File: flow/run.sh
#!/bin/bash
# the make line also repeats each setting of config.mk as NAME=value (left out here)
make -C /OpenROAD-flow-scripts/flow DESIGN_CONFIG=/design/flow/config.mk WORK_HOME=/design/flow/orfs CLKGATE_MAP_FILE= finish
File: flow/config.mk
export PLATFORM = sky130hd
export DESIGN_NAME = bf16_unit
export DESIGN_NICKNAME = bf16_unit
export VERILOG_FILES = /design/flow/design.v
export SDC_FILE = /design/flow/constraint.sdc
export NUM_CORES = 4
export LEC_CHECK = 0
export ABC_AREA = 1
export CAP_MARGIN = 20
export CORE_MARGIN = 2
export CORE_UTILIZATION = 72
export CTS_CLUSTER_DIAMETER = 350
export CTS_CLUSTER_SIZE = 14
export HOLD_SLACK_MARGIN = 0.29
export PLACE_DENSITY_LB_ADDON = 0.07
export SLEW_MARGIN = 20
export TNS_END_PERCENT = 5
File: flow/constraint.sdc
create_clock -name core_clock -period 4.26 [get_ports {clk}]
set_input_delay 0.8520 -clock core_clock [delete_from_list [all_inputs] [get_ports {clk}]]
set_output_delay 0.8520 -clock core_clock [all_outputs]
set_load 0.01 [all_outputs]
File: flow/design.v
module decoder(
	input  [15:0] in1,
	input  [15:0] in2,
	input  [15:0] in3,
	input  [4:0] funct5,
	output reg [15:0] out1,
	output reg [15:0] out2,
	output reg [15:0] out3
);
	always @(*) begin
		case(funct5)
			5'b00000,5'b00001 : begin
				out1 <= in1;
				out2 <= 16'b0011111110000000;
				out3 <= in2;
			end
			5'b00010 : begin
				out1 <= in1;
				out2 <= in2;
				out3 <= 0;
			end
			5'b00100,5'b00101 : begin
				out1 <= in1;
				out2 <= in2;
				out3 <= in3;
			end
			default : begin
				out1 <= 0;
				out2 <= 0;
				out3 <= 0;
			end
		endcase
	end
endmodule
module mux_funct5(
	input [15:0] mult_add_sub,
	input [15:0] macc,
	input [4:0] funct5,
	output reg [15:0] result
);
  	always @(*) begin
		case(funct5)
			5'b00000,5'b00001,5'b00010,5'b00101,5'b00100 : result <= mult_add_sub;
			5'b00111 : result <= macc;
			default : result <= {16{1'b0}};
		endcase
  	end
endmodule
module bf16_fmadd_fmsub(
    input wire clk,
    input wire reset,
    input wire [15:0] in1,
    input wire [15:0] in2,
    input wire [15:0] in3,
    input wire [4:0] funct5,
    output reg [15:0] result
);
    reg [15:0] p1_reg_in3;
    reg [4:0] p1_reg_funct5;
    reg [31:0] p1_reg_exp_rm;
    reg [7:0] p1_reg_alu_in1;
    reg [7:0] p1_reg_alu_in2;
    reg p1_reg_s_rm;
    reg exc_flag;
    reg [15:0] exc_res;
    reg [31:0] exp_1;   
    reg [31:0] exp_2;   
    reg [7:0] alu_in1;   
    reg [7:0] alu_in2;   
    reg s_rm;   
    reg [15:0] p1_reg_exc_res;
    reg p1_reg_exc_flag; 
    reg [15:0] p2_reg_alu_rm;
    reg [31:0] p2_reg_exp_rm;
    reg p2_reg_s_rm;
    reg [15:0] p2_reg_exc_res;
    reg [15:0] p2_reg_in3;
    reg [4:0] p2_reg_funct5;
    reg p2_reg_exc_flag;
    reg signed [17:0] p3_reg_alu_m;
    reg signed [17:0] p3_reg_alu_m_shifted;
    reg signed [17:0] p3_reg_alu_in3;
    reg signed [17:0] p3_reg_alu_in3_shifted;
    reg signed [31:0] p3_reg_exp_3;
    reg signed [31:0] p3_reg_exp_m;
    reg p3_reg_s_m;
    reg p3_reg_s_in3;
    reg [15:0] p3_reg_exc_res;
    reg p3_reg_exc_flag;
    reg [4:0] p3_reg_funct5;
    reg signed [31:0] exp_s1;
    reg signed [31:0] exp_s2;
    reg signed [9:0] exp_rm_signed;
    reg signed [31:0] exp_m;   
    reg signed [31:0] exp_3;   
    reg signed [31:0] exp_r;   
    reg signed [17:0] alu_m;   
    reg signed [17:0] alu_in3;   
    reg signed [17:0] alu_m_shifted;   
    reg signed [17:0] alu_in3_shifted;   
    reg s_m;   
    reg s_in3;   
    reg [15:0] p4_reg_exc_res;
    reg p4_reg_exc_flag;
    reg [4:0] p4_reg_funct5;
    reg signed [31:0] p4_reg_exp_r;  
    reg signed [17:0] v_alu_m;
    reg signed [17:0] v_alu_in3;
    reg signed [17:0] p4_reg_alu_m;
    reg signed [17:0] p4_reg_alu_in3;
    reg signed [31:0] p5_reg_exp_r;
    reg [15:0] p5_reg_exc_res;
    reg p5_reg_exc_flag;
    reg signed [17:0] alu_r;
    reg s_r;  
    reg cancel_flag;  
    reg p5_reg_s_r;
    reg p5_reg_cancel_flag;
    reg [17:0] p5_reg_alu_r;
    reg p6_reg_exc_flag;
    reg p6_reg_s_r;
    reg p6_reg_cancel_flag;
    reg [15:0] p6_reg_exc_res;
    reg [17:0] p5_alu_r;
    reg [31:0] p5_exp_r;
    reg [17:0] p6_reg_alu_r;
    reg [31:0] p6_reg_exp_r;
    reg [17:0] p6_alu_r;
    reg [31:0] p6_exp_r;
    always @ (posedge clk) begin
        if (reset == 0) begin
            p1_reg_exp_rm <= 0;
            p1_reg_in3 <= 0;
            p1_reg_funct5 <= 0;
            p1_reg_alu_in1 <= 0;
            p1_reg_alu_in2 <= 0;
            p1_reg_s_rm <= 0;
            p1_reg_exc_flag <= 1;
            p1_reg_exc_res <= 0;
            p2_reg_alu_rm <= 0;
            p2_reg_exp_rm <= 0;
            p2_reg_s_rm <= 0;
            p2_reg_exc_res <= 0;
            p2_reg_in3 <= 0;
            p2_reg_funct5 <= 0;
            p2_reg_exc_flag <= 1;
            p3_reg_alu_m <= 0;
            p3_reg_alu_m_shifted <= 0;
            p3_reg_alu_in3 <= 0;
            p3_reg_alu_in3_shifted <= 0;
            p3_reg_exp_3 <= 0;
            p3_reg_exp_m <= 0;
            p3_reg_s_m <= 0;
            p3_reg_s_in3 <= 0;
            p3_reg_exc_res <= 0;
            p3_reg_exc_flag <= 1;
            p3_reg_funct5 <= 0;
            p4_reg_funct5 <= 0;
            p4_reg_exp_r <= 0;
            p4_reg_exc_res <= 0;
            p4_reg_exc_flag <= 1;
            p4_reg_alu_m <= 0;
            p4_reg_alu_in3 <= 0;
            p5_reg_exp_r <= 0;
            p5_reg_exc_res <= 0;
            p5_reg_exc_flag <= 1'b1;
            p5_reg_alu_r <= 0;
            p5_reg_s_r <= 0;
            p5_reg_cancel_flag <= 0;
            p6_reg_exc_flag <= 1;
            p6_reg_s_r <= 0;
            p6_reg_cancel_flag <= 0;
            p6_reg_exc_res <= 0;
            p6_reg_alu_r <= 0;
            p6_reg_exp_r <= 0;
        end else begin
            p1_reg_exp_rm <= (exp_1 + exp_2) - 127;  
            p1_reg_in3 <= in3;
            p1_reg_funct5 <= funct5;
            p1_reg_alu_in1 <= alu_in1;
            p1_reg_alu_in2 <= alu_in2;
            p1_reg_s_rm <= s_rm;
            p1_reg_exc_flag <= 1;
            p1_reg_exc_res <= 0;
            p1_reg_exc_flag <= exc_flag;
            p1_reg_exc_res <= exc_res;
            p2_reg_alu_rm <= p1_reg_alu_in1 * p1_reg_alu_in2;  
            p2_reg_exp_rm <= p1_reg_exp_rm;
            p2_reg_s_rm <= p1_reg_s_rm;
            p2_reg_exc_res <= p1_reg_exc_res;
            p2_reg_in3 <= p1_reg_in3;
            p2_reg_funct5 <= p1_reg_funct5;
            p2_reg_exc_flag <= p1_reg_exc_flag;
            p3_reg_alu_m <= alu_m;
            p3_reg_alu_m_shifted <= alu_m_shifted;
            p3_reg_alu_in3 <= alu_in3;
            p3_reg_alu_in3_shifted <= alu_in3_shifted;
            p3_reg_exp_3 <= exp_3;
            p3_reg_exp_m <= exp_m;
            p3_reg_s_m <= s_m;
            p3_reg_s_in3 <= s_in3;
            p3_reg_exc_res <= p2_reg_exc_res;
            p3_reg_exc_flag <= p2_reg_exc_flag;
            p3_reg_funct5 <= p2_reg_funct5;
            p4_reg_funct5 <= p3_reg_funct5;
            p4_reg_exp_r <= exp_r;
            p4_reg_exc_res <= p3_reg_exc_res;
            p4_reg_exc_flag <= p3_reg_exc_flag;
            p4_reg_alu_m <= v_alu_m;
            p4_reg_alu_in3 <= v_alu_in3;
            p5_reg_exp_r <= p4_reg_exp_r;
            p5_reg_exc_res <= p4_reg_exc_res;
            p5_reg_exc_flag <= p4_reg_exc_flag;
            p5_reg_alu_r <= alu_r;
            p5_reg_s_r <= s_r;
            p5_reg_cancel_flag <= cancel_flag;
            p6_reg_exc_flag <= p5_reg_exc_flag;
            p6_reg_s_r <= p5_reg_s_r;
            p6_reg_cancel_flag <= p5_reg_cancel_flag;
            p6_reg_exc_res <= p5_reg_exc_res;
            p6_reg_alu_r <= p5_alu_r;
            p6_reg_exp_r <= p5_exp_r;
        end
    end
    always @(*) begin
        if ((in1[14:7] == 0) || (in2[14:7] == 0)) begin
            exp_1 <= 0;
            exp_2 <= 127;
            alu_in1 <= 0;
            alu_in2 <= 0;
            s_rm <= 0;
        end else begin
            exp_1 <= in1[14:7];
            exp_2 <= in2[14:7];
            alu_in1 <= {1'b1,in1[6:0]};
            alu_in2 <= {1'b1,in2[6:0]};
            s_rm <= in1[15] ^ in2[15];
        end
    end
    always @(*) begin
        exc_flag = 1;
        exc_res = 16'b0000000000000000;
        if ((exp_1 == 255) || (exp_2 == 255) || (in3[14:7] == 8'b11111111)) begin
            if ((in1[6:0] != 0) && (exp_1 == 255)) begin
                exc_res = in1;
            end else if ((in2[6:0] != 0) && (exp_2 == 255)) begin
                exc_res = in2;
            end else if ((in3[6:0] != 0) && (in3[14:7] == 8'b11111111)) begin
                exc_res = in3;
            end else begin
                if (exp_1 == 255) begin
                    exc_res = in1;
                end else if (exp_2 == 255) begin
                    exc_res = in2;
                end else begin
                    exc_res = in3;
                end
            end
        end else begin
            exc_flag = 0;
        end
    end
    always @(*) begin
        exp_3 <= p2_reg_in3[14:7];
        exp_m <= p2_reg_exp_rm;
        exp_rm_signed = p2_reg_exp_rm;
        exp_s1 = ({2'b00,p2_reg_in3[14:7]}) - exp_rm_signed;
        exp_s2 = exp_rm_signed - ({2'b00,p2_reg_in3[14:7]});
        if (p2_reg_in3[14:7] == 0) begin
            alu_in3 <= 0;
            alu_in3_shifted <= 0;
            s_in3 <= 0;
        end else begin
            alu_in3 <= {4'b0001,p2_reg_in3[6:0],7'b0000000};
            alu_in3_shifted <= ({4'b0001,p2_reg_in3[6:0],7'b0000000}) >>> exp_s2;
            s_in3 <= p2_reg_in3[15];
        end
        if (p2_reg_alu_rm == 0) begin
            alu_m <= 0;
            alu_m_shifted <= 0;
            s_m <= 0;
        end else begin
            alu_m <= {2'b00,p2_reg_alu_rm};
            alu_m_shifted <= ({2'b00,p2_reg_alu_rm}) >>> exp_s1;
            s_m <= p2_reg_s_rm;
        end
    end
    always @(*) begin
        v_alu_m = p3_reg_alu_m;
        v_alu_in3 = p3_reg_alu_in3;
        if (p3_reg_exp_m >= p3_reg_exp_3) begin
            v_alu_in3 = p3_reg_alu_in3_shifted;
            exp_r <= p3_reg_exp_m;
        end else begin
            v_alu_m = p3_reg_alu_m_shifted;
            exp_r <= p3_reg_exp_3;
        end
        if (p3_reg_s_m == 1) begin
            v_alu_m =  -(v_alu_m);
        end else begin
            v_alu_m = v_alu_m;
        end
        if (p3_reg_s_in3 == 1) begin
            v_alu_in3 =  -(v_alu_in3);
        end else begin
            v_alu_in3 = v_alu_in3;
        end
    end
    always @(*) begin
        case (p4_reg_funct5)
            5'b00100, 5'b00000, 5'b00010 : begin
                alu_r = p4_reg_alu_m + p4_reg_alu_in3;
            end
            5'b00101,5'b00001 : begin
                alu_r = p4_reg_alu_m - p4_reg_alu_in3;
            end
            default : begin
              alu_r = 0;
            end
        endcase
        if (alu_r == 0) begin
           cancel_flag = 1;
        end else begin
           cancel_flag = 0;
        end
        s_r = 0;
        if (alu_r < 0) begin
            s_r = 1;
            alu_r = -(alu_r);
        end
    end
    always @(*) begin
        p5_alu_r = p5_reg_alu_r;
        p5_exp_r = p5_reg_exp_r;
        if (p5_alu_r[16] == 1) begin
            p5_exp_r = p5_exp_r + 2;
            p5_alu_r = p5_alu_r >> 2;
        end else if (p5_alu_r[15] == 1) begin
            p5_exp_r = p5_exp_r + 1;
            p5_alu_r = p5_alu_r >> 1;
        end else if (p5_alu_r[14] == 1) begin
           p5_alu_r = p5_alu_r << 0;
        end else if (p5_alu_r[13] == 1) begin
            p5_exp_r = p5_exp_r - 1;
            p5_alu_r = p5_alu_r << 1;
        end else if (p5_alu_r[12] == 1) begin
            p5_exp_r = p5_exp_r - 2;
            p5_alu_r = p5_alu_r << 2;
        end else if (p5_alu_r[11] == 1) begin
            p5_exp_r = p5_exp_r - 3;
            p5_alu_r = p5_alu_r << 3;
        end else if (p5_alu_r[10] == 1) begin
            p5_exp_r = p5_exp_r - 4;
            p5_alu_r = p5_alu_r << 4;
        end else if (p5_alu_r[9] == 1) begin
            p5_exp_r = p5_exp_r - 5;
            p5_alu_r = p5_alu_r << 5;
        end else if (p5_alu_r[8] == 1) begin
            p5_exp_r = p5_exp_r - 6;
            p5_alu_r = p5_alu_r << 6;
        end else if (p5_alu_r[7] == 1) begin
            p5_exp_r = p5_exp_r - 7;
            p5_alu_r = p5_alu_r << 7;
        end else if (p5_alu_r[6] == 1) begin
            p5_exp_r = p5_exp_r - 7;
            p5_alu_r = p5_alu_r << 8;
        end else if (p5_alu_r[5] == 1) begin
            p5_exp_r = p5_exp_r - 7;
            p5_alu_r = p5_alu_r << 9;
        end else if (p5_alu_r[4] == 1) begin
            p5_exp_r = p5_exp_r - 7;
            p5_alu_r = p5_alu_r << 10;
        end else if (p5_alu_r[3] == 1) begin
            p5_exp_r = p5_exp_r - 7;
            p5_alu_r = p5_alu_r << 11;
        end else if (p5_alu_r[2] == 1) begin
            p5_exp_r = p5_exp_r - 7;
            p5_alu_r = p5_alu_r << 12;
        end else if (p5_alu_r[1] == 1) begin
            p5_exp_r = p5_exp_r - 7;
            p5_alu_r = p5_alu_r << 13;
        end else if (p5_alu_r[0] == 1) begin
            p5_exp_r = p5_exp_r - 7;
            p5_alu_r = p5_alu_r << 14;
        end
    end
    always @(*) begin
        p6_alu_r = p6_reg_alu_r;
        p6_exp_r = p6_reg_exp_r;
        if (p6_alu_r[6] == 1) begin
            p6_alu_r[13:7] = (p6_alu_r[13:7]) + 1;
            if (p6_alu_r[13:7] == 0) begin
                p6_exp_r = p6_exp_r + 1;
            end
        end
        if (p6_reg_exc_flag == 1) begin
           result <= p6_reg_exc_res;
        end else if (p6_reg_cancel_flag == 1) begin
           result <= 0;
        end else if ((p6_exp_r >= 255) && (p6_reg_s_r == 0)) begin
           result <= 16'b0111111110000000;  
        end else if ((p6_exp_r >= 255) && (p6_reg_s_r == 1)) begin
           result <= 16'b1111111110000000;  
        end else if (p6_exp_r <= 0) begin
            result <= 16'b0000000000000000;  
        end else begin
            result[15] <= p6_reg_s_r;
            result[14:7] <= p6_exp_r;
            result[6:0] <= p6_alu_r[13:7];
        end
    end
endmodule
module bf16_mult_leaf
# (parameter G = 6) (
    input clk,
    input reset,
    input [15:0] in1,  
    input [15:0] in2,  
    output wire [G + 15:0] out_alu_m,  
    output reg [31:0] out_exp_m,  
    output reg out_s_m,  
    output reg out_exc_flag,  
    output reg out_err_code  
);
    reg [31:0] p1_reg_exp_m;
    reg [7:0] p1_reg_alu_in1;
    reg [7:0] p1_reg_alu_in2;
    reg p1_reg_s_m;
    reg p1_reg_exc_flag;
    reg p1_reg_err_code;
    reg [31:0] exp_1;
    reg [31:0] exp_2;
    reg [7:0] alu_in1;
    reg [7:0] alu_in2;
    reg s_m;   
    reg exc_flag;
    reg err_code;
    wire [G-1:0] guard;
    reg [15:0] s_alu_m;
    assign guard = 0;
    always @(*) begin
        if ((in1[14:7] == 0) || (in2[14:7] == 0)) begin
            exp_1 <= 0;
            exp_2 <= 0;
            alu_in1 <= 0;
            alu_in2 <= 0;
            s_m <= 0;
        end else begin
            exp_1 <= in1[14:7];
            exp_2 <= in2[14:7];
            alu_in1 <= {1'b1,in1[6:0]};
            alu_in2 <= {1'b1,in2[6:0]};
            s_m <= in1[15] ^ in2[15];
        end
    end
  always @(*) begin 
      exc_flag = 1;
      err_code = 0;
      if ((exp_1 == 255) || (exp_2 == 255)) begin
          if (in1[6:0] != 0 && exp_1 == 255 || in2[6:0] != 0 && exp_2 == 255) begin
              err_code = 1;
          end else begin
              err_code = 0;
          end
      end else begin
          exc_flag = 0;
      end
  end
  always @(posedge clk) begin
      if (reset == 0) begin
          p1_reg_exp_m <= 0;
          p1_reg_alu_in1 <= 0;
          p1_reg_alu_in2 <= 0;
          p1_reg_s_m <= 0;
          p1_reg_exc_flag <= 1;
          p1_reg_err_code <= 0;
          s_alu_m <= 0;
          out_exp_m <= 0;
          out_s_m <= 0;
          out_err_code <= 0;
          out_exc_flag <= 1;
      end else begin
          p1_reg_exp_m <= exp_1 + exp_2;  
          p1_reg_alu_in1 <= alu_in1;
          p1_reg_alu_in2 <= alu_in2;
          p1_reg_s_m <= s_m;
          p1_reg_exc_flag <= exc_flag;
          p1_reg_err_code <= err_code;
          s_alu_m <= p1_reg_alu_in1 * p1_reg_alu_in2;
          out_exp_m <= p1_reg_exp_m;
          out_s_m <= p1_reg_s_m;
          out_err_code <= p1_reg_err_code;
          out_exc_flag <= p1_reg_exc_flag;
      end
  end
  assign out_alu_m = {guard, s_alu_m};
endmodule
module bf16_add_branch
# (parameter G = 6) (
    input clk,
    input reset,
    input [G + 15:0] in1,
    input [31:0] exp_1,
    input s_in1,
    input exc_flag_1,
    input err_code_1,
    input [G + 15:0] in2,
    input [31:0] exp_2,
    input s_in2,
    input exc_flag_2,
    input err_code_2,
    output reg [G + 15:0] out_alu_r,
    output reg [31:0] out_exp_r,
    output reg out_s_r,
    output reg out_exc_flag,
    output reg out_err_code
);
    reg signed [G + 15:0] p1_reg_alu_in2;
    reg signed [G + 15:0] p1_reg_alu_in2_shifted;
    reg signed [G + 15:0] p1_reg_alu_in1;
    reg signed [G + 15:0] p1_reg_alu_in1_shifted;
    reg signed [31:0] p1_reg_exp_1;
    reg signed [31:0] p1_reg_exp_2;
    reg p1_reg_s_in2;
    reg p1_reg_s_in1;
    reg p1_reg_exc_flag;
    reg p1_reg_err_code;  
    reg signed [31:0] p2_reg_exp_r;
    reg p2_reg_exc_flag;
    reg p2_reg_err_code;
    reg signed [G + 15:0] p2_reg_alu_in1;
    reg signed [G + 15:0] p2_reg_alu_in2;
    reg signed [G + 15:0] v_alu_in1;
    reg signed [G + 15:0] v_alu_in2;
    reg signed [G + 15:0] alu_r;
    reg s_r;
    reg signed [31:0] exp_r;
    reg signed [G + 15:0] alu_in1;
    reg signed [G + 15:0] alu_in1_shifted;
    reg signed [G + 15:0] alu_in2;
    reg signed [G + 15:0] alu_in2_shifted;
    reg exc_flag;
    reg err_code;
    wire [G - 1:0] guard;  
    assign guard = 0;
    always @(*) begin
        if (exc_flag_1 == 1 || exc_flag_2 == 1) begin
            exc_flag <= 1;
            err_code <= err_code_1 | err_code_2;
        end else begin
            exc_flag <= 0;
            err_code <= 0;
        end
    end
    always @(*) begin: S1
        reg signed [31:0] exp_s1;
        reg signed [31:0] exp_s2;
        if ((exp_1 - exp_2) < 0) begin
           exp_s1 =  -(exp_1 - exp_2);
        end else begin
           exp_s1 = exp_1 - exp_2;
        end
        if ((exp_2 - exp_1) < 0) begin
            exp_s2 =  -(exp_2 - exp_1);
        end else begin
            exp_s2 = exp_2 - exp_1;
        end
        alu_in1 <= in1;
        alu_in1_shifted <= (in1) >>> exp_s2;
        alu_in2 <= in2;
        alu_in2_shifted <= (in2) >>> exp_s1;
    end
    always @(*) begin: S2
        v_alu_in1 = p1_reg_alu_in1;
        v_alu_in2 = p1_reg_alu_in2;
        if (p1_reg_exp_2 >= p1_reg_exp_1) begin
            v_alu_in1 = p1_reg_alu_in1_shifted;
            exp_r <= p1_reg_exp_2;
        end else begin
            v_alu_in2 = p1_reg_alu_in2_shifted;
            exp_r <= p1_reg_exp_1;
        end
        if (p1_reg_s_in1 == 1) begin
            v_alu_in1 =  -(v_alu_in1);
        end else begin
            v_alu_in1 = v_alu_in1;
        end
        if (p1_reg_s_in2 == 1) begin
            v_alu_in2 =  -(v_alu_in2);
        end else begin
            v_alu_in2 = v_alu_in2;
        end
    end
    always @(*) begin: S3
        reg signed [31:0] v_exp;
        v_exp = p2_reg_exp_r;
        alu_r = p2_reg_alu_in2 + p2_reg_alu_in1;
        s_r = 0;
        if (alu_r < 0) begin
            s_r = 1;
            alu_r =  -(alu_r);
        end
    end
    always @(posedge clk) begin
        if (reset == 0) begin
            p1_reg_alu_in2 <= 0;
            p1_reg_alu_in2_shifted <= 0;
            p1_reg_alu_in1 <= 0;
            p1_reg_alu_in1_shifted <= 0;
            p1_reg_exp_1 <= 0;
            p1_reg_exp_2 <= 0;
            p1_reg_s_in2 <= 0;
            p1_reg_s_in1 <= 0;
            p1_reg_exc_flag <= 1;
            p1_reg_err_code <= 0;
            p2_reg_exp_r <= 0;
            p2_reg_exc_flag <= 1;
            p2_reg_err_code <= 0;
            p2_reg_alu_in1 <= 0;
            p2_reg_alu_in2 <= 0;
            out_exp_r <= 0;
            out_exc_flag <= 1;
            out_err_code <= 0;
            out_alu_r <= 0;
            out_s_r <= 0;
        end else begin
            p1_reg_alu_in2 <= alu_in2;
            p1_reg_alu_in2_shifted <= alu_in2_shifted;
            p1_reg_alu_in1 <= alu_in1;
            p1_reg_alu_in1_shifted <= alu_in1_shifted;
            p1_reg_exp_1 <= exp_1;
            p1_reg_exp_2 <= exp_2;
            p1_reg_s_in2 <= s_in2;
            p1_reg_s_in1 <= s_in1;
            p1_reg_exc_flag <= exc_flag;
            p1_reg_err_code <= err_code;
            p2_reg_exp_r <= exp_r;
            p2_reg_exc_flag <= p1_reg_exc_flag;
            p2_reg_err_code <= p1_reg_err_code;
            p2_reg_alu_in1 <= v_alu_in1;
            p2_reg_alu_in2 <= v_alu_in2;
            out_exp_r <= p2_reg_exp_r;
            out_exc_flag <= p2_reg_exc_flag;
            out_err_code <= p2_reg_err_code;
            out_alu_r <= alu_r;
            out_s_r <= s_r;
        end
    end
endmodule
module bf16_add_root
# (parameter G = 6)(
    input clk,
    input reset,
    input [G + 15:0] in1,
    input [31:0] exp_1,
    input s_in1,
    input exc_flag_1,
    input err_code_1,
    input [G + 15:0] in2,
    input [31:0] exp_2,
    input s_in2,
    input exc_flag_2,
    input err_code_2,
    output reg [15:0] result
);
    reg signed [G + 15:0] p1_reg_alu_in2;
    reg signed [G + 15:0] p1_reg_alu_in2_shifted;
    reg signed [G + 15:0] p1_reg_alu_in1;
    reg signed [G + 15:0] p1_reg_alu_in1_shifted;
    reg signed [31:0] p1_reg_exp_1;
    reg signed [31:0] p1_reg_exp_2;
    reg p1_reg_s_in2;
    reg p1_reg_s_in1;
    reg p1_reg_exc_flag;
    reg p1_reg_err_code;  
    reg signed [31:0] p2_reg_exp_r;
    reg p2_reg_exc_flag;
    reg p2_reg_err_code;
    reg signed [G + 15:0] p2_reg_alu_in1;
    reg signed [G + 15:0] p2_reg_alu_in2; 
    reg signed [G + 15:0] v_alu_in1;
    reg signed [G + 15:0] v_alu_in2; 
    reg signed [31:0] p3_reg_exp_r;
    reg p3_reg_exc_flag;
    reg p3_reg_err_code;
    reg signed [G + 15:0] p3_reg_alu_r;
    reg p3_reg_s_r;
    reg p3_reg_cancel_flag;  
    reg p4_reg_exc_flag;
    reg p4_reg_err_code;
    reg signed [31:0] p4_reg_exp_r;
    reg signed [G + 15:0] p4_reg_alu_r;
    reg p4_reg_s_r;
    reg p4_reg_cancel_flag;
    reg signed [G + 15:0] alu_in1;
    reg signed [G + 15:0] alu_in1_shifted;
    reg signed [G + 15:0] alu_in2;
    reg signed [G + 15:0] alu_in2_shifted;
    reg exc_flag;
    reg err_code;
    wire [G - 1:0] guard;  
    reg signed [31:0] exp_r;
    reg signed [G + 15:0] alu_r;
    reg s_r;
    reg cancel_flag;
    reg signed [G + 15:0] v_alu_r;
    reg signed [31:0] v_exp_r;
    assign guard = 0;
    always @(*) begin
        if (exc_flag_1 == 1 || exc_flag_2 == 1) begin
            exc_flag <= 1;
            err_code <= err_code_1 | err_code_2;
        end else begin
            exc_flag <= 0;
            err_code <= 0;
        end
    end
  always @(*) begin: S1
      reg signed [31:0] exp_s1;
      reg signed [31:0] exp_s2;
      if((exp_1 - exp_2) < 0) begin
          exp_s1 =  -(exp_1 - exp_2);
      end else begin
          exp_s1 = exp_1 - exp_2;
      end
      if ((exp_2 - exp_1) < 0) begin
          exp_s2 =  -(exp_2 - exp_1);
      end else begin
          exp_s2 = exp_2 - exp_1;
      end
      alu_in1 <= in1;
      alu_in1_shifted <= (in1) >>> exp_s2;
      alu_in2 <= in2;
      alu_in2_shifted <= (in2) >>> exp_s1;
  end
    always @(*) begin : S2
        v_alu_in1 = p1_reg_alu_in1;
        v_alu_in2 = p1_reg_alu_in2;
        if ((p1_reg_exp_2 >= p1_reg_exp_1)) begin
            v_alu_in1 = p1_reg_alu_in1_shifted;
            exp_r <= p1_reg_exp_2;
        end else begin
            v_alu_in2 = p1_reg_alu_in2_shifted;
            exp_r <= p1_reg_exp_1;
        end
        if (p1_reg_s_in1 == 1) begin
            v_alu_in1 =  -(v_alu_in1);
        end else begin
            v_alu_in1 = v_alu_in1;
        end
        if (p1_reg_s_in2 == 1) begin
            v_alu_in2 =  -(v_alu_in2);
        end else begin
            v_alu_in2 = v_alu_in2;
        end
    end
    always @(*) begin: S3
        reg signed [31:0] v_exp;
        v_exp = p2_reg_exp_r;
        alu_r = p2_reg_alu_in2 + p2_reg_alu_in1;
        if (alu_r == {guard,16'b0000000000000000}) begin
            cancel_flag = 1;
        end else begin
            cancel_flag = 0;
        end
        s_r = 0;
        if (alu_r < 0) begin
            s_r = 1;
            alu_r =  -(alu_r);
        end
    end
    always @(*) begin
        v_alu_r = p3_reg_alu_r;
        v_exp_r = p3_reg_exp_r;
        if (v_alu_r[20] == 1) begin
            v_exp_r = v_exp_r + 6;
            v_alu_r = (v_alu_r) >> 6;
        end else if (v_alu_r[19] == 1) begin
            v_exp_r = v_exp_r + 5;
            v_alu_r = (v_alu_r) >> 5;
        end else if (v_alu_r[18] == 1) begin
            v_exp_r = v_exp_r + 4;
            v_alu_r = (v_alu_r) >> 4;
        end else if (v_alu_r[17] == 1) begin
            v_exp_r = v_exp_r + 3;
            v_alu_r = (v_alu_r) >> 3;
        end else if (v_alu_r[16] == 1) begin
            v_exp_r = v_exp_r + 2;
            v_alu_r = (v_alu_r) >> 2;
        end else if (v_alu_r[15] == 1) begin
            v_exp_r = v_exp_r + 1;
            v_alu_r = (v_alu_r) >> 1;
        end else if (v_alu_r[14] == 1) begin
            v_alu_r = (v_alu_r) << 0;
        end else if (v_alu_r[13] == 1) begin
            v_exp_r = v_exp_r - 1;
            v_alu_r = (v_alu_r) << 1;
        end else if (v_alu_r[12] == 1) begin
            v_exp_r = v_exp_r - 2;
            v_alu_r = (v_alu_r) << 2;
        end else if (v_alu_r[11] == 1) begin
            v_exp_r = v_exp_r - 3;
            v_alu_r = (v_alu_r) << 3;
        end else if (v_alu_r[10] == 1) begin
            v_exp_r = v_exp_r - 4;
            v_alu_r = (v_alu_r) << 4;
        end else if (v_alu_r[9] == 1) begin
            v_exp_r = v_exp_r - 5;
            v_alu_r = (v_alu_r) << 5;
        end else if (v_alu_r[8] == 1) begin
            v_exp_r = v_exp_r - 6;
            v_alu_r = (v_alu_r) << 6;
        end else if (v_alu_r[7] == 1) begin
            v_exp_r = v_exp_r - 7;
            v_alu_r = (v_alu_r) << 7;
        end else if (v_alu_r[6] == 1) begin
            v_exp_r = v_exp_r - 7;
            v_alu_r = (v_alu_r) << 8;
        end else if (v_alu_r[5] == 1) begin
            v_exp_r = v_exp_r - 7;
            v_alu_r = (v_alu_r) << 9;
        end else if (v_alu_r[4] == 1) begin
            v_exp_r = v_exp_r - 7;
            v_alu_r = (v_alu_r) << 10;
        end else if (v_alu_r[3] == 1) begin
            v_exp_r = v_exp_r - 7;
            v_alu_r = (v_alu_r) << 11;
        end else if (v_alu_r[2] == 1) begin
            v_exp_r = v_exp_r - 7;
            v_alu_r = (v_alu_r) << 12;
        end else if (v_alu_r[1] == 1) begin
            v_exp_r = v_exp_r - 7;
            v_alu_r = (v_alu_r) << 13;
        end else if (v_alu_r[0] == 1) begin
            v_exp_r = v_exp_r - 7;
            v_alu_r = (v_alu_r) << 14;
        end
    end
    always @(*) begin: S5
        reg signed [G + 15:0] v_alu_r;
        reg signed [31:0] v_exp_r;
        v_alu_r = p4_reg_alu_r;
        v_exp_r = p4_reg_exp_r;
        if (v_alu_r[6] == 1) begin
            v_alu_r[13:7] = v_alu_r[13:7] + 1;
            if(v_alu_r[13:7] == 0) begin
                v_exp_r = v_exp_r + 1;
            end
        end
        if (p4_reg_exc_flag == 1) begin
            if (p4_reg_err_code == 1) begin
                result <= {p4_reg_s_r,15'b111111110000001};  
            end else begin
                result <= {p4_reg_s_r,15'b111111110000000};  
            end
        end else if (p4_reg_cancel_flag == 1) begin
            result <= 0;
        end else if ((v_exp_r > 381) && p4_reg_s_r == 0) begin
            result <= 16'b0111111110000000;  
        end else if ((v_exp_r > 381) && p4_reg_s_r == 1) begin
            result <= 16'b1111111110000000;  
        end else if (v_exp_r < 128) begin
            result <= 16'b0000000000000000;  
        end else begin
            result[15] <= p4_reg_s_r;
            result[14:7] <= (v_exp_r) - 127;
            result[6:0] <= v_alu_r[13:7];
        end
    end
    always @(posedge clk) begin
        if (reset == 0) begin
            p1_reg_alu_in2 <= 0;
            p1_reg_alu_in2_shifted <= 0;
            p1_reg_alu_in1 <= 0;
            p1_reg_alu_in1_shifted <= 0;
            p1_reg_exp_1 <= 0;
            p1_reg_exp_2 <= 0;
            p1_reg_s_in2 <= 0;
            p1_reg_s_in1 <= 0;
            p1_reg_exc_flag <= 1;
            p1_reg_err_code <= 0;
            p2_reg_exp_r <= 0;
            p2_reg_exc_flag <= 1;
            p2_reg_err_code <= 0;
            p2_reg_alu_in1 <= 0;
            p2_reg_alu_in2 <= 0;
            p3_reg_exp_r <= 0;
            p3_reg_exc_flag <= 1;
            p3_reg_err_code <= 0;
            p3_reg_alu_r <= 0;
            p3_reg_s_r <= 0;
            p3_reg_cancel_flag <= 0;
            p4_reg_exc_flag <= 1;
            p4_reg_err_code <= 0;
            p4_reg_s_r <= 0;
            p4_reg_cancel_flag <= 0;
            p4_reg_alu_r <= 0;
            p4_reg_exp_r <= 0;
        end else begin
            p1_reg_alu_in2 <= alu_in2;
            p1_reg_alu_in2_shifted <= alu_in2_shifted;
            p1_reg_alu_in1 <= alu_in1;
            p1_reg_alu_in1_shifted <= alu_in1_shifted;
            p1_reg_exp_1 <= exp_1;
            p1_reg_exp_2 <= exp_2;
            p1_reg_s_in2 <= s_in2;
            p1_reg_s_in1 <= s_in1;
            p1_reg_exc_flag <= exc_flag;
            p1_reg_err_code <= err_code;
            p2_reg_exp_r <= exp_r;
            p2_reg_exc_flag <= p1_reg_exc_flag;
            p2_reg_err_code <= p1_reg_err_code;
            p2_reg_alu_in1 <= v_alu_in1;
            p2_reg_alu_in2 <= v_alu_in2;
            p3_reg_exp_r <= p2_reg_exp_r;
            p3_reg_exc_flag <= p2_reg_exc_flag;
            p3_reg_err_code <= p2_reg_err_code;
            p3_reg_alu_r <= alu_r;
            p3_reg_s_r <= s_r;
            p3_reg_cancel_flag <= cancel_flag;
            p4_reg_exc_flag <= p3_reg_exc_flag;
            p4_reg_err_code <= p3_reg_err_code;
            p4_reg_s_r <= p3_reg_s_r;
            p4_reg_cancel_flag <= p3_reg_cancel_flag;
            p4_reg_alu_r <= v_alu_r;
            p4_reg_exp_r <= v_exp_r;
        end
    end
endmodule
module bf16_SIMD_MACC
# (parameter G = 6) (
    input clk,
    input reset,
    input [15:0] in1,
    input [15:0] in2,
    input  [15:0] in3,
    input  [15:0] in4,
    input  [15:0] in5,
    input  [15:0] in6,
    input  [15:0] in7,
    input  [15:0] in8,
    input  [15:0] in9,
    input  [15:0] in10,
    input  [15:0] in11,
    input  [15:0] in12,
    input  [15:0] in13,
    input  [15:0] in14,
    input  [15:0] in15,
    input  [15:0] in16,
    input  [15:0] in17,
    input  [15:0] in18,
    output wire [15:0] result
);
    wire [G + 15:0] m1_alu_m;
    wire [31:0] m1_exp_m;
    wire m1_s_m;
    wire m1_exc_flag;
    wire m1_err_code;
    wire [G + 15:0] m2_alu_m;
    wire [31:0] m2_exp_m;
    wire m2_s_m;
    wire m2_exc_flag;
    wire m2_err_code;
    wire [G + 15:0] m3_alu_m;
    wire [31:0] m3_exp_m;
    wire m3_s_m;
    wire m3_exc_flag;
    wire m3_err_code;
    wire [G + 15:0] m4_alu_m;
    wire [31:0] m4_exp_m;
    wire m4_s_m;
    wire m4_exc_flag;
    wire m4_err_code;
    wire [G + 15:0] m5_alu_m;
    wire [31:0] m5_exp_m;
    wire m5_s_m;
    wire m5_exc_flag;
    wire m5_err_code;
    wire [G + 15:0] m6_alu_m;
    wire [31:0] m6_exp_m;
    wire m6_s_m;
    wire m6_exc_flag;
    wire m6_err_code;
    wire [G + 15:0] m7_alu_m;
    wire [31:0] m7_exp_m;
    wire m7_s_m;
    wire m7_exc_flag;
    wire m7_err_code;
    wire [G + 15:0] m8_alu_m;
    wire [31:0] m8_exp_m;
    wire m8_s_m;
    wire m8_exc_flag;
    wire m8_err_code;
    wire [G + 15:0] m9_alu_m;
    wire [31:0] m9_exp_m;
    wire m9_s_m;
    wire m9_exc_flag;
    wire m9_err_code;
    wire [G + 15:0] a1_alu_r;
    wire [31:0] a1_exp_r;
    wire a1_s_r;
    wire a1_exc_flag;
    wire a1_err_code;
    wire [G + 15:0] a2_alu_r;
    wire [31:0] a2_exp_r;
    wire a2_s_r;
    wire a2_exc_flag;
    wire a2_err_code;
    wire [G + 15:0] a3_alu_r;
    wire [31:0] a3_exp_r;
    wire a3_s_r;
    wire a3_exc_flag;
    wire a3_err_code;
    wire [G + 15:0] a4_alu_r;
    wire [31:0] a4_exp_r;
    wire a4_s_r;
    wire a4_exc_flag;
    wire a4_err_code;
    wire [G + 15:0] a5_alu_r;
    wire [31:0] a5_exp_r;
    wire a5_s_r;
    wire a5_exc_flag;
    wire a5_err_code;
    wire [G + 15:0] a6_alu_r;
    wire [31:0] a6_exp_r;
    wire a6_s_r;
    wire a6_exc_flag;
    wire a6_err_code;
    wire [G + 15:0] a7_alu_r;
    wire [31:0] a7_exp_r;
    wire a7_s_r;
    wire a7_exc_flag;
    wire a7_err_code;
    reg [15:0] p1_in17;
    reg [15:0] p1_in18;
    reg [15:0] p2_in17;
    reg [15:0] p2_in18;
    reg [15:0] p3_in17;
    reg [15:0] p3_in18;
    reg [15:0] p4_in17;
    reg [15:0] p4_in18;
    reg [15:0] p5_in17;
    reg [15:0] p5_in18;
    reg [15:0] p6_in17;
    reg [15:0] p6_in18;
    reg [15:0] p7_in17;
    reg [15:0] p7_in18;
    reg [15:0] p8_in17;
    reg [15:0] p8_in18;
    reg [15:0] p9_in17;
    reg [15:0] p9_in18;
    wire [15:0] in17_m;
    wire [15:0] in18_m;
    always @ (posedge clk) begin
        if (reset == 0) begin
            p1_in17 <= 0;
            p1_in18 <= 0;
            p2_in17 <= 0;
            p2_in18 <= 0;
            p3_in17 <= 0;
            p3_in18 <= 0;
            p4_in17 <= 0;
            p4_in18 <= 0;
            p5_in17 <= 0;
            p5_in18 <= 0;
            p6_in17 <= 0;
            p6_in18 <= 0;
            p7_in17 <= 0;
            p7_in18 <= 0;
            p8_in17 <= 0;
            p8_in18 <= 0;
            p9_in17 <= 0;
            p9_in18 <= 0;
        end else begin
            p1_in17 <= in17;
            p1_in18 <= in18;
            p2_in17 <= p1_in17;
            p2_in18 <= p1_in18;
            p3_in17 <= p2_in17;
            p3_in18 <= p2_in18;
            p4_in17 <= p3_in17;
            p4_in18 <= p3_in18;
            p5_in17 <= p4_in17;
            p5_in18 <= p4_in18;
            p6_in17 <= p5_in17;
            p6_in18 <= p5_in18;
            p7_in17 <= p6_in17;
            p7_in18 <= p6_in18;
            p8_in17 <= p7_in17;
            p8_in18 <= p7_in18;
            p9_in17 <= p8_in17;
            p9_in18 <= p8_in18;
        end
    end
    assign in17_m = p9_in17;
    assign in18_m = p9_in18;
    bf16_mult_leaf MULT1(
        .clk(clk),
        .reset(reset),
        .in1(in1),
        .in2(in2),
        .out_alu_m(m1_alu_m),
        .out_exp_m(m1_exp_m),
        .out_s_m(m1_s_m),
        .out_exc_flag(m1_exc_flag),
        .out_err_code(m1_err_code));
    bf16_mult_leaf MULT2(
        .clk(clk),
        .reset(reset),
        .in1(in3),
        .in2(in4),
        .out_alu_m(m2_alu_m),
        .out_exp_m(m2_exp_m),
        .out_s_m(m2_s_m),
        .out_exc_flag(m2_exc_flag),
        .out_err_code(m2_err_code));
    bf16_mult_leaf MULT3(
        .clk(clk),
        .reset(reset),
        .in1(in5),
        .in2(in6),
        .out_alu_m(m3_alu_m),
        .out_exp_m(m3_exp_m),
        .out_s_m(m3_s_m),
        .out_exc_flag(m3_exc_flag),
        .out_err_code(m3_err_code));
    bf16_mult_leaf MULT4(
        .clk(clk),
        .reset(reset),
        .in1(in7),
        .in2(in8),
        .out_alu_m(m4_alu_m),
        .out_exp_m(m4_exp_m),
        .out_s_m(m4_s_m),
        .out_exc_flag(m4_exc_flag),
        .out_err_code(m4_err_code));
    bf16_mult_leaf MULT5(
        .clk(clk),
        .reset(reset),
        .in1(in9),
        .in2(in10),
        .out_alu_m(m5_alu_m),
        .out_exp_m(m5_exp_m),
        .out_s_m(m5_s_m),
        .out_exc_flag(m5_exc_flag),
        .out_err_code(m5_err_code));
    bf16_mult_leaf MULT6(
        .clk(clk),
        .reset(reset),
        .in1(in11),
        .in2(in12),
        .out_alu_m(m6_alu_m),
        .out_exp_m(m6_exp_m),
        .out_s_m(m6_s_m),
        .out_exc_flag(m6_exc_flag),
        .out_err_code(m6_err_code));
    bf16_mult_leaf MULT7(
        .clk(clk),
        .reset(reset),
        .in1(in13),
        .in2(in14),
        .out_alu_m(m7_alu_m),
        .out_exp_m(m7_exp_m),
        .out_s_m(m7_s_m),
        .out_exc_flag(m7_exc_flag),
        .out_err_code(m7_err_code));
    bf16_mult_leaf MULT8(
        .clk(clk),
        .reset(reset),
        .in1(in15),
        .in2(in16),
        .out_alu_m(m8_alu_m),
        .out_exp_m(m8_exp_m),
        .out_s_m(m8_s_m),
        .out_exc_flag(m8_exc_flag),
        .out_err_code(m8_err_code));
    bf16_mult_leaf MULT9(
        .clk(clk),
        .reset(reset),
        .in1(in17_m),
        .in2(in18_m),
        .out_alu_m(m9_alu_m),
        .out_exp_m(m9_exp_m),
        .out_s_m(m9_s_m),
        .out_exc_flag(m9_exc_flag),
        .out_err_code(m9_err_code));
    bf16_add_branch ADD1(
        .clk(clk),
        .reset(reset),
        .in1(m1_alu_m),
        .exp_1(m1_exp_m),
        .s_in1(m1_s_m),
        .exc_flag_1(m1_exc_flag),
        .err_code_1(m1_err_code),
        .in2(m2_alu_m),
        .exp_2(m2_exp_m),
        .s_in2(m2_s_m),
        .exc_flag_2(m2_exc_flag),
        .err_code_2(m2_err_code),
        .out_alu_r(a1_alu_r),
        .out_exp_r(a1_exp_r),
        .out_s_r(a1_s_r),
        .out_exc_flag(a1_exc_flag),
        .out_err_code(a1_err_code));
    bf16_add_branch ADD2(
        .clk(clk),
        .reset(reset),
        .in1(m3_alu_m),
        .exp_1(m3_exp_m),
        .s_in1(m3_s_m),
        .exc_flag_1(m3_exc_flag),
        .err_code_1(m3_err_code),
        .in2(m4_alu_m),
        .exp_2(m4_exp_m),
        .s_in2(m4_s_m),
        .exc_flag_2(m4_exc_flag),
        .err_code_2(m4_err_code),
        .out_alu_r(a2_alu_r),
        .out_exp_r(a2_exp_r),
        .out_s_r(a2_s_r),
        .out_exc_flag(a2_exc_flag),
        .out_err_code(a2_err_code));
    bf16_add_branch ADD3(
        .clk(clk),
        .reset(reset),
        .in1(m5_alu_m),
        .exp_1(m5_exp_m),
        .s_in1(m5_s_m),
        .exc_flag_1(m5_exc_flag),
        .err_code_1(m5_err_code),
        .in2(m6_alu_m),
        .exp_2(m6_exp_m),
        .s_in2(m6_s_m),
        .exc_flag_2(m6_exc_flag),
        .err_code_2(m6_err_code),
        .out_alu_r(a3_alu_r),
        .out_exp_r(a3_exp_r),
        .out_s_r(a3_s_r),
        .out_exc_flag(a3_exc_flag),
        .out_err_code(a3_err_code));
    bf16_add_branch ADD4(
        .clk(clk),
        .reset(reset),
        .in1(m7_alu_m),
        .exp_1(m7_exp_m),
        .s_in1(m7_s_m),
        .exc_flag_1(m7_exc_flag),
        .err_code_1(m7_err_code),
        .in2(m8_alu_m),
        .exp_2(m8_exp_m),
        .s_in2(m8_s_m),
        .exc_flag_2(m8_exc_flag),
        .err_code_2(m8_err_code),
        .out_alu_r(a4_alu_r),
        .out_exp_r(a4_exp_r),
        .out_s_r(a4_s_r),
        .out_exc_flag(a4_exc_flag),
        .out_err_code(a4_err_code));
    bf16_add_branch ADD5(
        .clk(clk),
        .reset(reset),
        .in1(a1_alu_r),
        .exp_1(a1_exp_r),
        .s_in1(a1_s_r),
        .exc_flag_1(a1_exc_flag),
        .err_code_1(a1_err_code),
        .in2(a2_alu_r),
        .exp_2(a2_exp_r),
        .s_in2(a2_s_r),
        .exc_flag_2(a2_exc_flag),
        .err_code_2(a2_err_code),
        .out_alu_r(a5_alu_r),
        .out_exp_r(a5_exp_r),
        .out_s_r(a5_s_r),
        .out_exc_flag(a5_exc_flag),
        .out_err_code(a5_err_code));
    bf16_add_branch ADD6(
        .clk(clk),
        .reset(reset),
        .in1(a3_alu_r),
        .exp_1(a3_exp_r),
        .s_in1(a3_s_r),
        .exc_flag_1(a3_exc_flag),
        .err_code_1(a3_err_code),
        .in2(a4_alu_r),
        .exp_2(a4_exp_r),
        .s_in2(a4_s_r),
        .exc_flag_2(a4_exc_flag),
        .err_code_2(a4_err_code),
        .out_alu_r(a6_alu_r),
        .out_exp_r(a6_exp_r),
        .out_s_r(a6_s_r),
        .out_exc_flag(a6_exc_flag),
        .out_err_code(a6_err_code));
    bf16_add_branch ADD7(
        .clk(clk),
        .reset(reset),
        .in1(a5_alu_r),
        .exp_1(a5_exp_r),
        .s_in1(a5_s_r),
        .exc_flag_1(a5_exc_flag),
        .err_code_1(a5_err_code),
        .in2(a6_alu_r),
        .exp_2(a6_exp_r),
        .s_in2(a6_s_r),
        .exc_flag_2(a6_exc_flag),
        .err_code_2(a6_err_code),
        .out_alu_r(a7_alu_r),
        .out_exp_r(a7_exp_r),
        .out_s_r(a7_s_r),
        .out_exc_flag(a7_exc_flag),
        .out_err_code(a7_err_code));
    bf16_add_root ROOT(
        .clk(clk),
        .reset(reset),
        .in1(a7_alu_r),
        .exp_1(a7_exp_r),
        .s_in1(a7_s_r),
        .exc_flag_1(a7_exc_flag),
        .err_code_1(a7_err_code),
        .in2(m9_alu_m),
        .exp_2(m9_exp_m),
        .s_in2(m9_s_m),
        .exc_flag_2(m9_exc_flag),
        .err_code_2(m9_err_code),
        .result(result));
endmodule
module bf16_unit
# (parameter G = 6) (
    input  clk,
    input  reset,
    input  [15:0] in1,
    input  [15:0] in2,
    input  [15:0] in3,
    input  [15:0] in4,
    input  [15:0] in5,
    input  [15:0] in6,
    input  [15:0] in7,
    input  [15:0] in8,
    input  [15:0] in9,
    input  [15:0] in10,
    input  [15:0] in11,
    input  [15:0] in12,
    input  [15:0] in13,
    input  [15:0] in14,
    input  [15:0] in15,
    input  [15:0] in16,
    input  [15:0] in17,
    input  [15:0] in18,
    input  [4:0] funct5,
    output wire [15:0] result
);
    reg [4:0] p1_funct5;
    reg [4:0] p2_funct5;
    reg [4:0] p3_funct5;
    reg [4:0] p4_funct5;
    reg [4:0] p5_funct5;
    reg [4:0] p6_funct5;
    reg [4:0] p7_funct5;
    reg [4:0] p8_funct5;
    reg [4:0] p9_funct5;
    reg [4:0] p10_funct5;
    reg [4:0] p11_funct5;
    reg [4:0] p12_funct5;
    reg [4:0] p13_funct5;
    reg [4:0] p14_funct5;
    reg [4:0] p15_funct5;
    reg [15:0] p1_in1;
    reg [15:0] p1_in2;
    reg [15:0] p1_in3;
    reg [15:0] p2_in1;
    reg [15:0] p2_in2;
    reg [15:0] p2_in3;
    reg [15:0] p3_in1;
    reg [15:0] p3_in2;
    reg [15:0] p3_in3;
    reg [15:0] p4_in1;
    reg [15:0] p4_in2;
    reg [15:0] p4_in3;
    reg [15:0] p5_in1;
    reg [15:0] p5_in2;
    reg [15:0] p5_in3;
    reg [15:0] p6_in1;
    reg [15:0] p6_in2;
    reg [15:0] p6_in3;
    reg [15:0] p7_in1;
    reg [15:0] p7_in2;
    reg [15:0] p7_in3; 
    reg [15:0] p8_in1;
    reg [15:0] p8_in2;
    reg [15:0] p8_in3; 
    reg [15:0] p9_in1;
    reg [15:0] p9_in2;
    reg [15:0] p9_in3; 
    wire [15:0] mux_mult_add_sub;
    wire [15:0] mux_macc;
    wire [15:0] s_in1;
    wire [15:0] s_in2;
    wire [15:0] s_in3;
    bf16_SIMD_MACC bf16_SIMD(
      .clk(clk),
      .reset(reset),
      .in1(in1),
      .in2(in2),
      .in3(in3),
      .in4(in4),
      .in5(in5),
      .in6(in6),
      .in7(in7),
      .in8(in8),
      .in9(in9),
      .in10(in10),
      .in11(in11),
      .in12(in12),
      .in13(in13),
      .in14(in14),
      .in15(in15),
      .in16(in16),
      .in17(in17),
      .in18(in18),
      .result(mux_macc));
    decoder dec(
      .in1(p9_in1),
      .in2(p9_in2),
      .in3(p9_in3),
      .funct5(p9_funct5),
      .out1(s_in1),
      .out2(s_in2),
      .out3(s_in3));
    bf16_fmadd_fmsub fmadd_fmsub(
      .clk(clk),
      .reset(reset),
      .in1(s_in1),
      .in2(s_in2),
      .in3(s_in3),
      .funct5(p9_funct5),
      .result(mux_mult_add_sub));
    mux_funct5 mux(
      .mult_add_sub(mux_mult_add_sub),
      .macc(mux_macc),
      .funct5(p15_funct5),
      .result(result));
    always @(posedge clk) begin
        if (reset == 0) begin
            p1_funct5 <= 0;
            p2_funct5 <= 0;
            p3_funct5 <= 0;
            p4_funct5 <= 0;
            p5_funct5 <= 0;
            p6_funct5 <= 0;
            p7_funct5 <= 0;
            p8_funct5 <= 0;
            p9_funct5 <= 0;
            p10_funct5 <= 0;
            p11_funct5 <= 0;
            p12_funct5 <= 0;
            p13_funct5 <= 0;
            p14_funct5 <= 0;
            p15_funct5 <= 0;
            p1_in1 <= 0;
            p1_in2 <= 0;
            p1_in3 <= 0;
            p2_in1 <= 0;
            p2_in2 <= 0;
            p2_in3 <= 0;
            p3_in1 <= 0;
            p3_in2 <= 0;
            p3_in3 <= 0;
            p4_in1 <= 0;
            p4_in2 <= 0;
            p4_in3 <= 0;
            p5_in1 <= 0;
            p5_in2 <= 0;
            p5_in3 <= 0;
            p6_in1 <= 0;
            p6_in2 <= 0;
            p6_in3 <= 0;
            p7_in1 <= 0;
            p7_in2 <= 0;
            p7_in3 <= 0;
            p8_in1 <= 0;
            p8_in2 <= 0;
            p8_in3 <= 0;
            p9_in1 <= 0;
            p9_in2 <= 0;
            p9_in3 <= 0;
        end else begin
            p1_funct5 <= funct5;
            p2_funct5 <= p1_funct5;
            p3_funct5 <= p2_funct5;
            p4_funct5 <= p3_funct5;
            p5_funct5 <= p4_funct5;
            p6_funct5 <= p5_funct5;
            p7_funct5 <= p6_funct5;
            p8_funct5 <= p7_funct5;
            p9_funct5 <= p8_funct5;
            p10_funct5 <= p9_funct5;
            p11_funct5 <= p10_funct5;
            p12_funct5 <= p11_funct5;
            p13_funct5 <= p12_funct5;
            p14_funct5 <= p13_funct5;
            p15_funct5 <= p14_funct5;
            p1_in1 <= in1;
            p1_in2 <= in2;
            p1_in3 <= in3;
            p2_in1 <= p1_in1;
            p2_in2 <= p1_in2;
            p2_in3 <= p1_in3;
            p3_in1 <= p2_in1;
            p3_in2 <= p2_in2;
            p3_in3 <= p2_in3;
            p4_in1 <= p3_in1;
            p4_in2 <= p3_in2;
            p4_in3 <= p3_in3;
            p5_in1 <= p4_in1;
            p5_in2 <= p4_in2;
            p5_in3 <= p4_in3;
            p6_in1 <= p5_in1;
            p6_in2 <= p5_in2;
            p6_in3 <= p5_in3;
            p7_in1 <= p6_in1;
            p7_in2 <= p6_in2;
            p7_in3 <= p6_in3;
            p8_in1 <= p7_in1;
            p8_in2 <= p7_in2;
            p8_in3 <= p7_in3;
            p9_in1 <= p8_in1;
            p9_in2 <= p8_in2;
            p9_in3 <= p8_in3;
        end
    end
endmodule
==> results of run 1 <==
## layer usage
layer,GRT usage,part of all wire,vias to the layer above
met5,0,0.000092,-
met4,0.142,0.041,8
met3,0.0647,0.096,1402
met2,0.618,0.45,8364
met1,0.511,0.41,75000
li1,-,-,80000
## stage by stage
stage / hold slack [ns] / utilization / power [mW]
after floorplan: 0.390 / - / 58.9
after global placement: 0.391 / 0.753 / 67.0
after detailed placement: 0.395 / 0.753 / 67.7
after CTS: 0.329 / 0.785 / 90.3
after global routing: 0.372 / 0.788 / 96.8
final: 0.373 / 0.788 / 91.4
## final cells by class
| class | count | area (um2) | area share |
|---|---|---|---|
| tap | 3202 | 4010 | 0.0209 |
| sequential | 3218 | 64600 | 0.337 |
| clock buffer | 286 | 7150 | 0.0373 |
| timing repair buffer | 864 | 7460 | 0.0390 |
| multi-input combinational | 16600 | 89500 | 0.468 |
| clock inverter | 10 | 114 | 0.000595 |
| inverter | 4939 | 18600 | 0.0969 |
| antenna | 9 | 22.5 | 0.000118 |
## timing repair
item	CTS	global route
setup buffers	31	3
endpoints found under the hold margin	3	0
resized	115	196
cloned	2	0
pin swaps	30	34
hold buffers	1	0
setup endpoints to repair	40	101
==> flow_summary.json, run 1 <==
{
  "fp-utilization": 0.723,
  "ff2ff_path_depth": 17,
  "postSynthCellCount": 25700,
  "wl_per_cell_um": 16.8,
  "core_area_um2": 243000,
  "viasPerCell": 5.66,
  "rr_endpoint": "bf16_SIMD.MULT7.s_alu_m[15]",
  "grt_max_degree": 227,
  "switchingPower_mw": 36.0,
  "yosys_area_um2": 176000,
  "cp.depth": 22,
  "fin_tns_setup_ns": -7.56,
  "fmax_mhz": 211,
  "yosysTopAreaCellShare": 0.366,
  "stdcell_area_um2": 191000,
  "hold_start": "funct5[0]",
  "synth-edff-count": 0,
  "p_comb_frac": 0.373,
  "die_width_um": 498,
  "most_common_cell": "nand2_1",
  "r2r-start": "bf16_SIMD.MULT7.p1_reg_alu_in1[1]",
  "clock-root-buffer": "clkbuf_16",
  "cts_tree": "yes",
  "final_hold_viol_count": 0,
  "power_frac_clock": 0.247,
  "status": "failed layout checks",
  "dpl.cell_count": 28800,
  "clock_latency_ns": 1.00,
  "ant_nets": 0,
  "top_cells_by_area": "dfxtp_1, nand2_1, inv_1",
  "drv_slew": 0,
  "clk-power_mw": 22.6,
  "die-area_um2": 248000,
  "ys_sh_xor": 0.0127,
  "power-per-cell-area_nw_per_um2": 478,
  "wl_mm": 491,
  "skew_ns": 0.0726,
  "synth_adder_area_share": 0.114,
  "cp-startpoint": "fmadd_fmsub.p6_reg_alu_r[7]",
  "avgSynthCellArea_um2": 6.83,
  "critPathTopFamily": "simple AND/OR/NAND/NOR gates",
  "synth_area_leader_cell": "dfxtp_1",
  "worst_pin_slew_ns": 1.04,
  "placed_area_um2": 183000,
  "p_int_mw": 55.4,
  "maxSlewHeadroom": 0.307,
  "ys_seq_frac": 0.366,
  "crit_required_ns": 3.41,
  "drc": 0,
  "grt_pass1_wl_mm": 784,
  "pwr-share-seq": 0.380,
  "ys_sh_mux": 0.000626,
  "critPathLaunchType": "flop",
  "endpoint": "result[15]",
  "clockBufferDepth": 4,
  "reg2reg_setup_slack_ns": -0.20,
  "end_kind": "primary output",
  "fill_cells": 17600,
  "gp_congestion": 1.01,
  "ys_cells": 25700,
  "cp_num_buf_inv": 3,
  "finalNonFillerCells": 29100,
  "cp_max_fo": 4,
  "slowest_stage": "dfxtp_4",
  "cap_violations": 0,
  "ff_type": "dfxtp_1",
  "setup_viol": 29,
  "rows": 181,
  "hold_path_end": "p1_funct5[0]",
  "comb-power_mw": 34.1,
  "check.faults": "negative setup slack",
  "warnings": 163,
  "switching_share": 0.394,
  "nets": 27500,
  "drt_iter0_markers": 20100,
  "ys_sh_aoi": 0.104,
  "cts_made_buffers": 279,
  "dr_total_vias": 165000,
  "synth_warnings": 8,
  "power.largest_group": "registers",
  "overflow": 0,
  "ios": 311,
  "cts_sinks": 3218,
  "htreeDepth": 5,
  "max-vdd-ir-drop_uv": 410,
  "cp_slowest_stage_delay_ns": 0.36,
  "hold_depth": 3,
  "hold_class": "in -> reg",
  "clk_pin_slew_worst_paths_ns": 0.06,
  "pwr.group.sequential_mw": 34.7,
  "ys.flops": 3218,
  "fin_crit_sh": 1.11,
  "first_pass_iters": 14,
  "path_cells": "ha_4, inv_1, nand2_1, nand2_1, nand2_1, a21oi_2, nand2_1, nor2_1, nand3_1, nand2_1, nand2_1, nor2_1, nand3_1, nor2_2, inv_1, nor2_1, nand2_2, nand3_1, nand2_1, nand2_1, nand2_1, dlygate4sd2_1",
  "antenna_found_initial": 14,
  "rsz0062_at_grt": "yes",
  "setup_slack_ns": -0.489,
  "portBuffers": 310,
  "die_y_um": 498,
  "async_reset_ff_frac": 0,
  "dp_hpwl_mm": 363,
  "netlist_area_um2": 176000,
  "p_leak_nw": 106,
  "area_growth_pct": 8.87,
  "arrival_ns": 3.90,
  "ys_sh_simple": 0.274,
  "synth.cells.most_frequent": "nand2_1, inv_1, dfxtp_1",
  "grt_usage": 0.381,
  "period_needed_ns": 4.75,
  "grt_pass1_vias": 154000,
  "place_ws_ns": -0.225,
  "logic_family": "simple AND/OR/NAND/NOR gates",
  "worstSetupPathType": "reg -> out",
  "cp_common_cell": "nand2_1",
  "fp_nets": 27400,
  "ys_types": 80
}
==> run 2, diff against run 1 <==
ABC_AREA = default   (was 1)
CAP_MARGIN = 35   (was 20)
CTS_CLUSTER_DIAMETER = 67   (was 350)
HOLD_SLACK_MARGIN = default   (was 0.29)
PLACE_DENSITY = 0.4   (was default)
PLACE_DENSITY_LB_ADDON = default   (was 0.07)
SETUP_SLACK_MARGIN = -0.33   (was default)
TNS_END_PERCENT = default   (was 5)
clock period = 4.3 ns   (was 4.26 ns; I/O delays follow)
==> run 2 against run 1 <==
  * The layout still fails its checks (negative setup slack)
  * Utilization up 1.2 points
  * Hold slack worse by 0.034 ns
  * Clock skew down 0.0093 ns
  * Wire length down 13%
  * Synthesized cell count down 27%
  * Global-route usage down 2.7 points
  * Synthesized area down 5.7%
  * Final cell count down 23%
  * Combinational power down 69%
  * Largest cell class unchanged
==> flow_summary.json, run 2 <==
{
  "ys.flops": 3218,
  "ys_sh_mux": 0.0532,
  "synth_adder_area_share": 0.121,
  "ios": 311,
  "worstSetupPathType": "reg -> out",
  "drv_slew": 0,
  "period_needed_ns": 5.10,
  "ctsHoldBuffers": 0,
  "critPathTopFamily": "simple AND/OR/NAND/NOR gates",
  "cp_slowest_stage_delay_ns": 0.60,
  "grt_usage": 0.354,
  "area_growth_pct": 10.7,
  "htreeDepth": 5,
  "clockBufferDepth": 4,
  "hold-worst-slack_ns": 0.339,
  "postSynthCellCount": 18800,
  "core_area_um2": 229000,
  "switchingPower_mw": 17.5,
  "cts_tree": "yes",
  "ff_type": "dfxtp_1",
  "fp_nets": 20400,
  "p_comb_frac": 0.161,
  "r2r-start": "bf16_SIMD.MULT1.p1_reg_alu_in1[1]",
  "grt_pass1_wl_mm": 678,
  "rsz0062_at_grt": "yes",
  "power-per-cell-area_nw_per_um2": 354,
  "hold_class": "in -> reg",
  "cp_max_fo": 5,
  "grt_max_degree": 299,
  "cap_violations": 0,
  "maxSlewHeadroom": 0.253,
  "ys_types": 96,
  "grt_pass1_vias": 128000,
  "end_kind": "primary output",
  "synth_area_leader_cell": "dfxtp_1",
  "dp_hpwl_mm": 320,
  "switching_share": 0.270,
  "cts_sinks": 3218,
  "fin_crit_sh": 1.19,
  "dpl.cell_count": 21900,
  "avgSynthCellArea_um2": 8.83,
  "wl_per_cell_um": 19.2,
  "cp_num_buf_inv": 3,
  "p_int_mw": 47.5,
  "reg2reg_setup_slack_ns": -0.19,
  "p_leak_nw": 79.8,
  "netlist_area_um2": 166000,
  "ys_cells": 18800,
  "nets": 20900,
  "setup_slack_ns": -0.799,
  "power_frac_clock": 0.356,
  "logic_family": "simple AND/OR/NAND/NOR gates",
  "placed_area_um2": 175000,
  "arrival_ns": 4.24,
  "drc": 0,
  "yosys_area_um2": 166000,
  "skew_ns": 0.0633,
  "hold_path_end": "bf16_SIMD.ADD5.out_exp_r[4]",
  "cp.depth": 13,
  "fmax_mhz": 196,
  "clk-power_mw": 23.2,
  "crit_required_ns": 3.44,
  "stdcell_area_um2": 184000,
  "synth-edff-count": 0,
  "worst_pin_slew_ns": 1.12,
  "antenna_found_initial": 30,
  "cp-startpoint": "fmadd_fmsub.p6_reg_alu_r[8]",
  "finalNonFillerCells": 22300,
  "portBuffers": 310,
  "setup_viol": 43,
  "hold_depth": 2,
  "ys_sh_aoi": 0.120,
  "hold_start": "reset",
  "clock_latency_ns": 0.95,
  "place_ws_ns": -0.426,
  "final_hold_viol_count": 0,
  "path_cells": "ha_4, buf_4, nor3_4, o2111ai_2, or4_4, xor2_1, nand3_1, nor4b_4, nor2_1, and4_4, buf_4, a221o_1, clkdlybuf4s15_2",
  "fp-utilization": 0.723,
  "final_util": 0.800,
  "synth.cells.most_frequent": "dfxtp_1, and2_1, nor2_1",
  "ant_nets": 0,
  "rr_endpoint": "bf16_SIMD.MULT1.s_alu_m[15]",
  "clk_pin_slew_worst_paths_ns": 0.07,
  "rows": 176,
  "slowest_stage": "or4_4",
  "max-vdd-ir-drop_uv": 381,
  "viasPerCell": 5.96,
  "cp_common_cell": "buf_4",
  "cts_made_buffers": 291,
  "dr_total_vias": 133000,
  "most_common_cell": "dfxtp_1",
  "ys_sh_xor": 0.0427,
  "ys_seq_frac": 0.389,
  "drt_iter0_markers": 11400,
  "pwr.group.sequential_mw": 31.4,
  "warnings": 167,
  "status": "failed layout checks",
  "async_reset_ff_frac": 0,
  "die_width_um": 484,
  "ys_sh_simple": 0.231,
  "fin_tns_setup_ns": -14.13,
  "synth_warnings": 8,
  "gp_congestion": 1.01,
  "endpoint": "result[4]",
  "wl_mm": 429,
  "power.largest_group": "registers",
  "die_y_um": 484,
  "yosysTopAreaCellShare": 0.389,
  "pwr-share-seq": 0.483,
  "comb-power_mw": 10.5,
  "critPathLaunchType": "flop",
  "check.faults": "negative setup slack",
  "overflow": 0,
  "die-area_um2": 234000,
  "ff2ff_path_depth": 17,
  "top_cells_by_area": "dfxtp_1, and2_1, ha_1",
  "first_pass_iters": 6,
  "p_total_mw": 65.0,
  "clock-root-buffer": "clkbuf_16"
}
==> run 2: cell type report <==
class / instances / area [um2]
diodes: 5 / 12.5
clock buffers: 306 / 7440
clock inverters: 37 / 430
fillers: 15100 / 45900
inverters: 1050 / 3950
multi-input cells: 13600 / 94700
flip-flops and latches: 3218 / 64400
well taps: 3026 / 3790
repair buffers: 1036 / 8760
==> run 2: per-layer routing <==
metal,GRT usage,wire [um]
met1,0.456,178000
met5,0,84
met2,0.581,197000
met4,0.193,26400
met3,0.0448,27000
==> run 2: what timing repair did <==
item                       4_1_cts  5_1_grt
buffers inserted                14       10
cloned                           3        0
resized                        105      133
pin swaps                       18       63
setup endpoints to repair       22       53
Power is estimated from default activity; no workload was simulated.
